==> tundra: inputs <==
Design array_mult_top, start of the top module:
module array_mult_top (
    input             clk,
    input      [15:0] a,
    input      [15:0] b,
    output reg [31:0] p
);
export LEC_CHECK = 0
export ABC_AREA = 1
export CAP_MARGIN = 20
export CORE_ASPECT_RATIO = 0.92
export CORE_MARGIN = 2
export CORE_UTILIZATION = 72
export CTS_CLUSTER_DIAMETER = 255
export CTS_CLUSTER_SIZE = 98
export PLACE_DENSITY = 0.42
export SLEW_MARGIN = 20
export TNS_END_PERCENT = 20
create_clock -name core_clock -period 10.9 [get_ports {clk}]
run.sh (not shown) runs the stock make flow with config.mk's settings and CLKGATE_MAP_FILE=.
==> amber: changes against tundra <==
CORE_ASPECT_RATIO = not set   (was 0.92)
CORE_UTILIZATION = 68   (was 72)
CTS_CLUSTER_DIAMETER = not set   (was 255)
CTS_CLUSTER_SIZE = not set   (was 98)
PLACE_DENSITY = 0.6   (was 0.42)
TNS_END_PERCENT = not set   (was 20)
==> flow/constraint.sdc (replaced) <==
create_clock -name core_clock -period 24.6 [get_ports {clk}]
set_input_delay 4.9200 -clock core_clock [delete_from_list [all_inputs] [get_ports {clk}]]
set_output_delay 4.9200 -clock core_clock [all_outputs]
set_load 0.01 [all_outputs]
==> xenon: changes against tundra <==
ABC_AREA = not set   (was 1)
CORE_ASPECT_RATIO = not set   (was 0.92)
CTS_CLUSTER_DIAMETER = not set   (was 255)
CTS_CLUSTER_SIZE = 14   (was 98)
PLACE_DENSITY = not set   (was 0.42)
PLACE_DENSITY_LB_ADDON = 0.03   (was not set)
SETUP_SLACK_MARGIN = 2.75   (was not set)
TNS_END_PERCENT = 5   (was 20)
==> flow/constraint.sdc (replaced) <==
create_clock -name core_clock -period 20.0 [get_ports {clk}]
set_input_delay 4.0000 -clock core_clock [delete_from_list [all_inputs] [get_ports {clk}]]
set_output_delay 4.0000 -clock core_clock [all_outputs]
set_load 0.01 [all_outputs]
==> notes <==
- Against xenon, the area after synthesis of tundra is higher by about 8%.
- Design area, highest first: tundra, xenon, amber.
- Via count, highest first: tundra, amber, xenon.
- Clock skew, lowest first: xenon, tundra, amber.
- Between amber and xenon, the lower die area is in xenon (gap about 14%, measured against xenon).
- In synthesized cell count, amber and tundra do not differ.
- amber finished with timing, DRC and antenna clean. tundra finished but fails on negative setup slack. xenon produced a clean layout.
- Core utilization: tundra is lower than xenon (1.4 points).
- Flip-flop count is the same in amber and tundra.

* * *

==> lagoon: inputs <==
Starting RTL as in the previous note.
make LEC_CHECK=0 CAP_MARGIN=20 CELL_PAD_IN_SITES_DETAIL_PLACEMENT=2 CELL_PAD_IN_SITES_GLOBAL_PLACEMENT=3 CORE_ASPECT_RATIO=1.76 CORE_MARGIN=8 CORE_UTILIZATION=72 HOLD_SLACK_MARGIN=0.01 MAX_ROUTING_LAYER=met4 PLACE_DENSITY=0.42 SLEW_MARGIN=0 TNS_END_PERCENT=100 finish   # period 12.8 ns
==> inputs of quartz, as changes to lagoon <==
Settings changed: CELL_PAD_IN_SITES_DETAIL_PLACEMENT 2 to unset, CELL_PAD_IN_SITES_GLOBAL_PLACEMENT 3 to unset, CORE_ASPECT_RATIO 1.76 to unset, CORE_MARGIN 8 to 2, CORE_UTILIZATION 72 to 71, HOLD_SLACK_MARGIN 0.01 to unset, MAX_ROUTING_LAYER met4 to unset, PLACE_DENSITY 0.42 to unset, PLACE_DENSITY_LB_ADDON set to 0.01, SLEW_MARGIN 0 to 20, TNS_END_PERCENT 100 to unset.
==> flow/constraint.sdc (replaced) <==
create_clock -name core_clock -period 16.1 [get_ports {clk}]
set_input_delay 3.2200 -clock core_clock [delete_from_list [all_inputs] [get_ports {clk}]]
set_output_delay 3.2200 -clock core_clock [all_outputs]
set_load 0.01 [all_outputs]
==> inputs of onyx, as changes to lagoon <==
Settings changed: CELL_PAD_IN_SITES_GLOBAL_PLACEMENT 3 to unset, CORE_ASPECT_RATIO 1.76 to 1.18, CORE_MARGIN 8 to 2, CORE_UTILIZATION 72 to 40, HOLD_SLACK_MARGIN 0.01 to unset, MAX_ROUTING_LAYER met4 to unset, PLACE_DENSITY 0.42 to unset, SLEW_MARGIN 0 to 30, TNS_END_PERCENT 100 to 10.
==> flow/constraint.sdc (replaced) <==
create_clock -name core_clock -period 20.0 [get_ports {clk}]
set_input_delay 4.0000 -clock core_clock [delete_from_list [all_inputs] [get_ports {clk}]]
set_output_delay 4.0000 -clock core_clock [all_outputs]
set_load 0.01 [all_outputs]
==> results_slide.txt <==
Key Metrics from the Run

Floorplanning
  • FP Util: 72.0%
  • Die Wd: 111 um
  • Chip footprint: 12400 um^2
  • Die Height: 111 um
  • Core area: 11300 um^2

Global routing
  • Initial antenna violation count: 0

Run status
  • Outcome: complete, but fails checks
  • Layout Check Fails: setup timing

Yosys
  • Ys async rst share: 0%
  • Ys flop type: dfxtp_1

STA
  • Final setup fails: 9
  • Worst Setup Slack, final: -2.90 ns

Setup path
  • Worst EP arrival: 19.28 ns
  • Reg-to-Reg Start: b_q[0]

Min path
  • Worst hold path class: reg -> reg
[end of results for quartz]
==> results_slide.txt <==
Flow Results at a Glance

Run status
  • Error msg: [ERROR GPL-0301] Utilization 131.191 % exceeds 100%.
  • Exit stage: global placement without I/O
  • Outcome: stopped before the end

Yosys
  • Ys async rst share: 0%
  • Synthesized net count: approximately 950
  • AND/OR/NAND/NOR Cells, Area Fraction: 18.9%
  • YS chip area: 8150 um^2
  • Post-synth regs: about 64
  • Top-area cell share: 55.0%
  • Ys flop type: dfxtp_1

Floorplanning
  • Die Height: 157 um
  • FP Util: 73.9%
  • Chip footprint: 15100 um^2
  • Die Wd: approximately 96 um
  • Core area: roughly 11000 um^2
[end of results for lagoon]
==> results_slide.txt <==
Key Metrics from the Run

Run status
  • Outcome: complete, but fails checks
  • Layout Check Fails: setup timing

Floorplanning
  • Die Height: 159 um
  • FP Util: 40.8%
  • Core area: 20000 um^2
  • Die Wd: 135 um
  • Chip footprint: 21500 um^2

Min path
  • Worst hold path class: reg -> reg

STA
  • Worst Setup Slack, final: -0.00120 ns
  • Final setup fails: 1

Setup path
  • Reg-to-Reg Start: b_q[0]
  • CP max FO: 7

Yosys
  • Ys async rst share: 0%
  • Ys flop type: dfxtp_1

Global routing
  • Initial antenna violation count: 0

CTS
  • CTS tree: done
[end of results for onyx]
